==> garnet <==
## PCPU
module PCPU(
	input clock,
	input enable,
	input reset,
	input start,
	input [15:0] d_datain,
	input [15:0] i_datain,
	input [3:0] select_y,
	output wire [7:0] d_addr,
	output wire [15:0] d_dataout,
	output wire d_we,
	output wire [7:0] i_addr,
	output reg [15:0] y
);
export LEC_CHECK = 0
export CAP_MARGIN = 20
export CELL_PAD_IN_SITES_DETAIL_PLACEMENT = 0
export CELL_PAD_IN_SITES_GLOBAL_PLACEMENT = 0
export CORE_ASPECT_RATIO = 1.19
export CORE_MARGIN = 2
export CORE_UTILIZATION = 61
export CTS_CLUSTER_SIZE = 44
export GPL_ROUTABILITY_DRIVEN = 0
export GPL_TIMING_DRIVEN = 1
export HOLD_SLACK_MARGIN = 0.13
export MAX_ROUTING_LAYER = met4
export PLACE_DENSITY_LB_ADDON = 0.01
export SETUP_SLACK_MARGIN = 0.52
export SLEW_MARGIN = 5
create_clock -name core_clock -period 1.77 [get_ports {clock}]
run.sh (not shown) runs the stock make flow with config.mk's settings and CLKGATE_MAP_FILE=.
==> inputs of pepper, as changes to garnet <==
ABC_AREA = 1   (was unset)
CELL_PAD_IN_SITES_DETAIL_PLACEMENT = 2   (was 0)
CELL_PAD_IN_SITES_GLOBAL_PLACEMENT = 2   (was 0)
CORE_ASPECT_RATIO = 1.75   (was 1.19)
CORE_UTILIZATION = 59   (was 61)
CTS_CLUSTER_SIZE = unset   (was 44)
GPL_ROUTABILITY_DRIVEN = unset   (was 0)
GPL_TIMING_DRIVEN = 0   (was 1)
HOLD_SLACK_MARGIN = unset   (was 0.13)
MAX_ROUTING_LAYER = unset   (was met4)
PLACE_DENSITY_LB_ADDON = unset   (was 0.01)
SETUP_SLACK_MARGIN = 0.82   (was 0.52)
SLEW_MARGIN = 20   (was 5)
==> flow/constraint.sdc (replaced) <==
create_clock -name core_clock -period 3.22 [get_ports {clock}]
set_input_delay 0.6440 -clock core_clock [delete_from_list [all_inputs] [get_ports {clock}]]
set_output_delay 0.6440 -clock core_clock [all_outputs]
set_load 0.01 [all_outputs]
==> inputs of harbor, as changes to garnet <==
CELL_PAD_IN_SITES_DETAIL_PLACEMENT = unset   (was 0)
CELL_PAD_IN_SITES_GLOBAL_PLACEMENT = unset   (was 0)
CORE_ASPECT_RATIO = unset   (was 1.19)
CORE_UTILIZATION = 40   (was 61)
CTS_CLUSTER_SIZE = unset   (was 44)
GPL_ROUTABILITY_DRIVEN = unset   (was 0)
GPL_TIMING_DRIVEN = unset   (was 1)
HOLD_SLACK_MARGIN = unset   (was 0.13)
MAX_ROUTING_LAYER = unset   (was met4)
PLACE_DENSITY_LB_ADDON = unset   (was 0.01)
SETUP_SLACK_MARGIN = unset   (was 0.52)
SLEW_MARGIN = 20   (was 5)
==> flow/constraint.sdc (replaced) <==
create_clock -name core_clock -period 5.23 [get_ports {clock}]
set_input_delay 1.0460 -clock core_clock [delete_from_list [all_inputs] [get_ports {clock}]]
set_output_delay 1.0460 -clock core_clock [all_outputs]
set_load 0.01 [all_outputs]
==> results <==
                                                                             pepper                  garnet                   harbor
Result of the run                                             stopped before the end  stopped before the end  complete, no violations
Failing step                                            global placement without I/O          global routing                        -
Core Footprint                                                          42,400 sq um            41,900 sq um             63,300 sq um
Number of cell instances after yosys synthesis                                 3,950                   3,175                    3,175
Share of the core filled by cells before placement                             59.6%                   61.5%                    40.6%
Clock tree buffer depth                                                            -                       3                        3
Netlist area before placement                                           25,300 sq um            25,700 sq um             25,700 sq um
Clock sink count                                                                   -                     277                      277
Post-Syn Instances                                                             3,950                   3,175                    3,175
Placed instance area                                                               -            36,000 sq um             27,900 sq um
Number of ports placed on the die boundary                                         -                      89                       89
Detailed Place HPWL                                                                -              103,000 um                98,100 um
Resize count post-CTS                                                              -                     670                        0
Hold Buf Count CTS                                                                 -                       1                        0
Number of buffers inserted during clock tree synthesis                             -                      29                       34
Worst slack, placed                                                                -                -2.10 ns                 0.425 ns
Die X-Extent                                                                  160 um                  192 um                   258 um
Max H-tree Level                                                                   -                       1                        2
Area reported by Yosys stat                                             25,300 sq um            25,700 sq um             25,700 sq um
Number of cells after detailed placement                                           -                   4,627                    4,001
Synth Net Count                                                                4,045                   3,270                    3,270
Number of setup buffers added after CTS                                            -                     129                        0

* * *

==> 05-24: inputs <==
Starting RTL as in the previous note.
// PCPU
module PCPU(
	input clock,
	input enable,
	input reset,
	input start,
	input [15:0] d_datain,
	input [15:0] i_datain,
	input [3:0] select_y,
	output wire [7:0] d_addr,
	output wire [15:0] d_dataout,
	output wire d_we,
	output wire [7:0] i_addr,
	output reg [15:0] y
);
export LEC_CHECK = 0
export CAP_MARGIN = 20
export CELL_PAD_IN_SITES_DETAIL_PLACEMENT = 0
export CELL_PAD_IN_SITES_GLOBAL_PLACEMENT = 3
export CORE_MARGIN = 8
export CORE_UTILIZATION = 49
export GPL_ROUTABILITY_DRIVEN = 1
export MAX_ROUTING_LAYER = met4
export MIN_ROUTING_LAYER = met2
export PLACE_DENSITY_LB_ADDON = 0.12
export SETUP_SLACK_MARGIN = -0.11
export SLEW_MARGIN = 30
export TNS_END_PERCENT = 40
create_clock -name core_clock -period 3.15 [get_ports {clock}]
==> inputs of 01-03, as changes to 05-24 <==
CELL_PAD_IN_SITES_DETAIL_PLACEMENT = unset   (was 0)
CELL_PAD_IN_SITES_GLOBAL_PLACEMENT = unset   (was 3)
CORE_MARGIN = 2   (was 8)
CORE_UTILIZATION = 36   (was 49)
GPL_ROUTABILITY_DRIVEN = unset   (was 1)
MAX_ROUTING_LAYER = unset   (was met4)
MIN_ROUTING_LAYER = unset   (was met2)
PLACE_DENSITY_LB_ADDON = unset   (was 0.12)
SETUP_SLACK_MARGIN = unset   (was -0.11)
SLEW_MARGIN = 20   (was 30)
TNS_END_PERCENT = unset   (was 40)
==> flow/constraint.sdc (replaced) <==
create_clock -name core_clock -period 8.7 [get_ports {clock}]
set_input_delay 1.7400 -clock core_clock [delete_from_list [all_inputs] [get_ports {clock}]]
set_output_delay 1.7400 -clock core_clock [all_outputs]
set_load 0.01 [all_outputs]
==> inputs of 01-08, as changes to 05-24 <==
ABC_AREA = 1   (was unset)
CAP_MARGIN = 15   (was 20)
CELL_PAD_IN_SITES_DETAIL_PLACEMENT = 1   (was 0)
CELL_PAD_IN_SITES_GLOBAL_PLACEMENT = 1   (was 3)
CORE_ASPECT_RATIO = 0.85   (was unset)
CORE_MARGIN = 6   (was 8)
CORE_UTILIZATION = 27   (was 49)
CTS_CLUSTER_SIZE = 44   (was unset)
GPL_ROUTABILITY_DRIVEN = 0   (was 1)
GPL_TIMING_DRIVEN = 1   (was unset)
HOLD_SLACK_MARGIN = 0.13   (was unset)
MIN_ROUTING_LAYER = unset   (was met2)
PLACE_DENSITY_LB_ADDON = 0.03   (was 0.12)
SETUP_SLACK_MARGIN = 0.87   (was -0.11)
SLEW_MARGIN = 5   (was 30)
TNS_END_PERCENT = unset   (was 40)
==> flow/constraint.sdc (replaced) <==
create_clock -name core_clock -period 5.14 [get_ports {clock}]
set_input_delay 1.0280 -clock core_clock [delete_from_list [all_inputs] [get_ports {clock}]]
set_output_delay 1.0280 -clock core_clock [all_outputs]
set_load 0.01 [all_outputs]
==> qor summary <==
quantity                                                                      01-03                         05-24                                    01-08
Global-route wire length before repair                                       180 mm                             -                                   232 mm
Net count entering floorplan                                                   3270                          3270                                     4045
Power Sequential                                                            3.12 mW                             -                                  3.85 mW
Total buffers and inverters traversed by the critical path                        3                             -                                        2
Critical path launch point type                                           input pin                             -                                     flop
Pre-CTS worst setup slack                                                   2.46 ns                             -                                 0.257 ns
Hold Path Class                                                        flop to flop                             -  input pin to asynchronous set/reset pin
Reg-to-Reg Start                                                           reg_A[1]                             -                                 reg_B[1]
Total area of sequential cells                                             6950 µm²                             -                                 6940 µm²
Flop Count                                                                      277                             -                                      277
Number of buffers added to fix hold violations after cts                          0                             -                                        0
Slew HR                                                                       13.4%                             -                                    16.2%
Status                                                      complete, no violations     aborted with a tool error                  complete, no violations
Failing step                                                                      -  global placement without I/O                                        -
Path type of the worst setup path                           input pin to output pin                             -                             flop to flop
I/O pins                                                                         89                             -                                       89
Area of the synthesized netlist per yosys stat                            25700 µm²                     25700 µm²                                25300 µm²
Clock network power consumption                                             1.58 mW                             -                                  2.66 mW
Total of plain and repair buffers excluding clock buffers                       171                             -                                      278
Aggregate routed wire length                                                 122 mm                             -                                   166 mm

* * *

==> inputs of 07-10 <==
Starting RTL as in the previous note.
==> flow/design.v (excerpt) <==
module PCPU(
	input clock,
	input enable,
	input reset,
	input start,
	input [15:0] d_datain,
	input [15:0] i_datain,
	input [3:0] select_y,
	output wire [7:0] d_addr,
	output wire [15:0] d_dataout,
	output wire d_we,
	output wire [7:0] i_addr,
	output reg [15:0] y
);
reg state,next_state;
reg [7:0] pc;
reg [15:0] id_ir,ex_ir,mem_ir,wb_ir;
reg [15:0] reg_A, reg_B, reg_C, reg_C1, smdr, smdr1, ALUo; 
reg dw, zf, nf, cf, cin;
reg [15:0] gr[0:7];
assign d_dataout = smdr1;
assign d_we = dw;
assign d_addr = reg_C[7:0];
assign i_addr = pc;
always @(posedge clock or negedge reset)
	begin
		if (!reset)
			state <= 1'b0;
		else
			state <= next_state;
	end
always @(*)
	begin
		case (state)
			1'b0 : 
				if ((enable == 1'b1) && (start == 1'b1))  
					next_state <= 1'b1;
				else	
					next_state <= 1'b0;
			1'b1 :
				if ((enable == 1'b0) || (wb_ir[15:11] == 5'b00001)) 
					next_state <= 1'b0;
  ...
clock: 3.63 ns
lec_check: 0
cap_margin: 5
core_margin: 2
core_utilization: 72
cts_cluster_size: 35
place_density: 0.65
setup_slack_margin: 0.53
slew_margin: 20
==> inputs of 10-20, as changes to 07-10 <==
ABC_AREA = 1   (was default)
CAP_MARGIN = 20   (was 5)
CELL_PAD_IN_SITES_DETAIL_PLACEMENT = 2   (was default)
CELL_PAD_IN_SITES_GLOBAL_PLACEMENT = 2   (was default)
CORE_ASPECT_RATIO = 1.75   (was default)
CORE_UTILIZATION = 59   (was 72)
CTS_CLUSTER_SIZE = default   (was 35)
GPL_ROUTABILITY_DRIVEN = 0   (was default)
GPL_TIMING_DRIVEN = 0   (was default)
PLACE_DENSITY = default   (was 0.65)
SETUP_SLACK_MARGIN = 0.82   (was 0.53)
SLEW_MARGIN = 10   (was 20)
TNS_END_PERCENT = 35   (was default)
==> flow/constraint.sdc (replaced) <==
create_clock -name core_clock -period 3.22 [get_ports {clock}]
set_input_delay 0.6440 -clock core_clock [delete_from_list [all_inputs] [get_ports {clock}]]
set_output_delay 0.6440 -clock core_clock [all_outputs]
set_load 0.01 [all_outputs]
==> inputs of 04-14, as changes to 07-10 <==
CAP_MARGIN = 20   (was 5)
CELL_PAD_IN_SITES_DETAIL_PLACEMENT = 2   (was default)
CORE_ASPECT_RATIO = 1.75   (was default)
CORE_UTILIZATION = 59   (was 72)
CTS_CLUSTER_SIZE = default   (was 35)
GPL_TIMING_DRIVEN = 0   (was default)
PLACE_DENSITY = default   (was 0.65)
SETUP_SLACK_MARGIN = default   (was 0.53)
==> flow/constraint.sdc (replaced) <==
create_clock -name core_clock -period 3.22 [get_ports {clock}]
set_input_delay 0.6440 -clock core_clock [delete_from_list [all_inputs] [get_ports {clock}]]
set_output_delay 0.6440 -clock core_clock [all_outputs]
set_load 0.01 [all_outputs]
==> results <==
quantity                                                                                  04-14                         10-20                   07-10
Y dimension of the die                                                                 280.3 µm                      277.8 µm                193.0 µm
Net count after synthesis                                                                 3,270                         4,045                   3,270
Count of standard-cell rows                                                                 101                           100                      69
I/O pin count                                                                                89                             -                      89
Area of the die                                                                      45,360 µm²                    44,560 µm²              37,260 µm²
Fraction of synthesized area in multiplexers                                             0.1390                             0                  0.1390
Result of the run                                                        stopped before the end        stopped before the end  stopped before the end
Stage where the flow stopped                                                 detailed placement  global placement without I/O          global routing
Weighted congestion reported at the end of routability-driven placement                   1.298                             -                   1.368
Count of input and output buffers                                                            83                             -                      88
Number of cells in the yosys synthesis report                                             3,175                         3,950                   3,175
Post-Synth AOI/OAI Area                                                                  0.2938                        0.2662                  0.2938
Post-synthesis share of cell area spent on and, or, nand and nor gates                   0.1850                        0.3002                  0.1850
Chip area estimate from yosys synthesis                                              25,730 µm²                    25,270 µm²              25,730 µm²
Sequential share of the synthesized area                                                 0.2694                        0.2743                  0.2694
Area fraction of the dominant cell type after synthesis                                  0.2694                        0.2743                  0.2694
Floorplan die width                                                                    161.9 µm                      160.4 µm                193.0 µm
Syn Std Cell Area                                                                    25,730 µm²                    25,270 µm²              25,730 µm²
Core utilization at floorplan                                                            0.5953                        0.5957                  0.7269
No activity file was given, so power comes from the tool's default toggle rates.
